==> v19: inputs <==
==> flow/design.v <==
module lab1 #
(
	parameter WIDTHIN = 16,		 
	parameter WIDTHOUT = 32,	 
	parameter [WIDTHIN-1:0] A0 = 16'b01_00000000000000,  
	parameter [WIDTHIN-1:0] A1 = 16'b01_00000000000000,  
	parameter [WIDTHIN-1:0] A2 = 16'b00_10000000000000,  
	parameter [WIDTHIN-1:0] A3 = 16'b00_00101010101010,  
	parameter [WIDTHIN-1:0] A4 = 16'b00_00001010101010,  
	parameter [WIDTHIN-1:0] A5 = 16'b00_00000010001000   
)
(
	input clk,
	input reset,	
	input i_valid,
	input i_ready,
	output o_valid,
	output o_ready,
	input [WIDTHIN-1:0] i_x,
	output [WIDTHOUT-1:0] o_y
);
logic [WIDTHIN-1:0] x;	 
logic [WIDTHOUT-1:0] y_Q;	 
logic valid_Q1;		 
logic valid_Q2;		 
logic valid_Q3;
logic valid_Q4;
logic valid_Q5;
logic valid_Q6;
logic valid_Q7;
logic [WIDTHOUT-1:0] ans;	
logic enable;
logic [WIDTHOUT-1:0] m0_out;  
logic [31:0] m0_res; 
logic [WIDTHOUT-1:0] a0_out;  
logic [WIDTHOUT-1:0] m1_out;  
logic [47:0] m1_res;
logic [WIDTHOUT-1:0] a1_out;  
logic [WIDTHOUT-1:0] m2_out;  
logic [47:0] m2_res; 
logic [WIDTHOUT-1:0] a2_out;  
logic [WIDTHOUT-1:0] m3_out;  
logic [47:0] m3_res;
logic [WIDTHOUT-1:0] a3_out;  
logic [WIDTHOUT-1:0] m4_out;  
logic [47:0] m4_res;
logic [WIDTHOUT-1:0] a4_out;  
logic [WIDTHOUT-1:0] y_D;
logic [15:0] A5_reg;
logic [31:0] A4_reg;
logic [31:0] A3_reg;
logic [31:0] A2_reg;
logic [31:0] A1_reg;
logic [31:0] A0_reg;
logic [WIDTHIN-1:0] x1;
logic [WIDTHIN-1:0] x2;
logic [WIDTHIN-1:0] x3;
logic [WIDTHIN-1:0] x4;
logic [WIDTHOUT-1:0] F1;
logic [WIDTHOUT-1:0] F2;
logic [WIDTHOUT-1:0] F3;
logic [WIDTHOUT-1:0] F4;
always_comb begin
		m0_res = A5_reg * x;
		m0_out = {3'b000, m0_res [31:3]};
		a0_out = m0_out + A4_reg;
		m1_res = F4 * x4;
		m1_out = m1_res[45:14];
		a1_out = m1_out + A3_reg;
		m2_res = F3 * x3;
		m2_out = m2_res[45:14];
		a2_out = m2_out + A2_reg;
		m3_res = F2 * x2;
		m3_out = m3_res[45:14];
		a3_out = m3_out + A1_reg;
		m4_res = F1 * x1;
		m4_out = m4_res[45:14];
		a4_out = m4_out + A0_reg ;
		enable = i_ready;
end
always @(posedge clk) begin
if (enable) begin
		A5_reg <= A5;
		A4_reg <= {5'b00000, A4, 11'b00000000000};
   	F4 <= a0_out;
		x4 <= x;
		A3_reg <= {5'b00000, A3, 11'b00000000000};
		F3 <= a1_out;
		x3 <= x4;
		A2_reg <= {5'b00000, A2, 11'b00000000000};
		F2 <= a2_out;
		x2 <= x3;
		A1_reg <= {5'b00000, A1, 11'b00000000000};
   	F1 <= a3_out;
		x1 <= x2;
		A0_reg <= {5'b00000, A0, 11'b00000000000};
end		
end
always_ff @(posedge clk or posedge reset) begin
	if (reset) begin
		valid_Q1 <= 1'b0;
		valid_Q2 <= 1'b0;
		valid_Q3 <= 1'b0;
		valid_Q4 <= 1'b0;
		valid_Q5 <= 1'b0;
		valid_Q6 <= 1'b0;
		x <= 0;
		y_Q <= 0;
	end 
	else if (enable) begin
		valid_Q1 <= i_valid;
		valid_Q2 <= valid_Q1;
		valid_Q3 <= valid_Q2;
		valid_Q4 <= valid_Q3;
		valid_Q5 <= valid_Q4;
		valid_Q6 <= valid_Q5;
		x <= i_x;
		y_Q <= y_D;
	end
end
assign y_D = a4_out;
assign o_y = y_Q;
assign o_ready = i_ready;   		
assign o_valid = valid_Q6 & i_ready;	
endmodule
==> flow/run.sh <==
#!/bin/bash
# the make line also repeats each setting of config.mk as NAME=value (left out here)
make -C /OpenROAD-flow-scripts/flow DESIGN_CONFIG=/design/flow/config.mk WORK_HOME=/design/flow/orfs CLKGATE_MAP_FILE= finish
==> flow/config.mk <==
export PLATFORM = sky130hd
export DESIGN_NAME = lab1
export DESIGN_NICKNAME = lab1
export VERILOG_FILES = /design/flow/design.v
export SDC_FILE = /design/flow/constraint.sdc
export NUM_CORES = 4
export LEC_CHECK = 0
export CAP_MARGIN = 5
export CORE_MARGIN = 2
export CORE_UTILIZATION = 72
export CTS_CLUSTER_SIZE = 15
export SETUP_SLACK_MARGIN = 0.94
export SLEW_MARGIN = 20
export TNS_END_PERCENT = 95
==> flow/constraint.sdc <==
create_clock -name core_clock -period 7.11 [get_ports {clk}]
set_input_delay 1.4220 -clock core_clock [delete_from_list [all_inputs] [get_ports {clk}]]
set_output_delay 1.4220 -clock core_clock [all_outputs]
set_load 0.01 [all_outputs]
==> inputs of v35, as changes to v19 <==
CAP_MARGIN = 20   (was 5)
CTS_CLUSTER_DIAMETER = 213   (was default)
CTS_CLUSTER_SIZE = default   (was 15)
PLACE_DENSITY_LB_ADDON = 0.0   (was default)
SETUP_SLACK_MARGIN = 2.0   (was 0.94)
TNS_END_PERCENT = default   (was 95)
==> flow/constraint.sdc (replaced) <==
create_clock -name core_clock -period 6.92 [get_ports {clk}]
set_input_delay 1.3840 -clock core_clock [delete_from_list [all_inputs] [get_ports {clk}]]
set_output_delay 1.3840 -clock core_clock [all_outputs]
set_load 0.01 [all_outputs]
==> inputs of v3, as changes to v19 <==
CAP_MARGIN = 20   (was 5)
CELL_PAD_IN_SITES_DETAIL_PLACEMENT = 0   (was default)
CELL_PAD_IN_SITES_GLOBAL_PLACEMENT = 0   (was default)
CORE_MARGIN = 9   (was 2)
CORE_UTILIZATION = 50   (was 72)
CTS_CLUSTER_SIZE = 37   (was 15)
GPL_ROUTABILITY_DRIVEN = 1   (was default)
GPL_TIMING_DRIVEN = 0   (was default)
MAX_ROUTING_LAYER = met5   (was default)
MIN_ROUTING_LAYER = met2   (was default)
PLACE_DENSITY = 0.48   (was default)
SETUP_SLACK_MARGIN = default   (was 0.94)
TNS_END_PERCENT = default   (was 95)
==> flow/constraint.sdc (replaced) <==
create_clock -name core_clock -period 7.94 [get_ports {clk}]
set_input_delay 1.5880 -clock core_clock [delete_from_list [all_inputs] [get_ports {clk}]]
set_output_delay 1.5880 -clock core_clock [all_outputs]
set_load 0.01 [all_outputs]
==> impl_metrics.env <==
# source this file to load flow results
export IMPL_status="failed layout checks"
export IMPL_setup_ws_ns=-0.9719
export IMPL_placed_cell_area_um2=70520
export IMPL_min_from="valid_Q4"
export IMPL_dp_cells=8301
export IMPL_tightest_slew_ns=1.113
export IMPL_setup_viol=51
export IMPL_rsz0062_at_grt="yes"
export IMPL_violations="negative setup slack"
export IMPL_n_tap_cell=1165
That was v35.
==> impl_metrics.env <==
# source this file to load flow results
export IMPL_placed_cell_area_um2=66890
export IMPL_setup_ws_ns=0.1288
export IMPL_logic_area_um2=50900
export IMPL_min_from="x3[10]"
export IMPL_tightest_slew_ns=0.9878
export IMPL_status="timing/DRC/antenna clean"
export IMPL_n_tap_cell=1662
export IMPL_syn_nets=8869
export IMPL_dp_cells=8605
That was v3.
==> impl_metrics.env <==
# source this file to load flow results
export IMPL_status="failed layout checks"
export IMPL_violations="negative setup slack"
export IMPL_setup_ws_ns=-0.09515
export IMPL_tightest_slew_ns=0.9717
export IMPL_placed_cell_area_um2=68940
export IMPL_dp_cells=8148
export IMPL_min_from="valid_Q6"
export IMPL_setup_viol=12
That was v19.
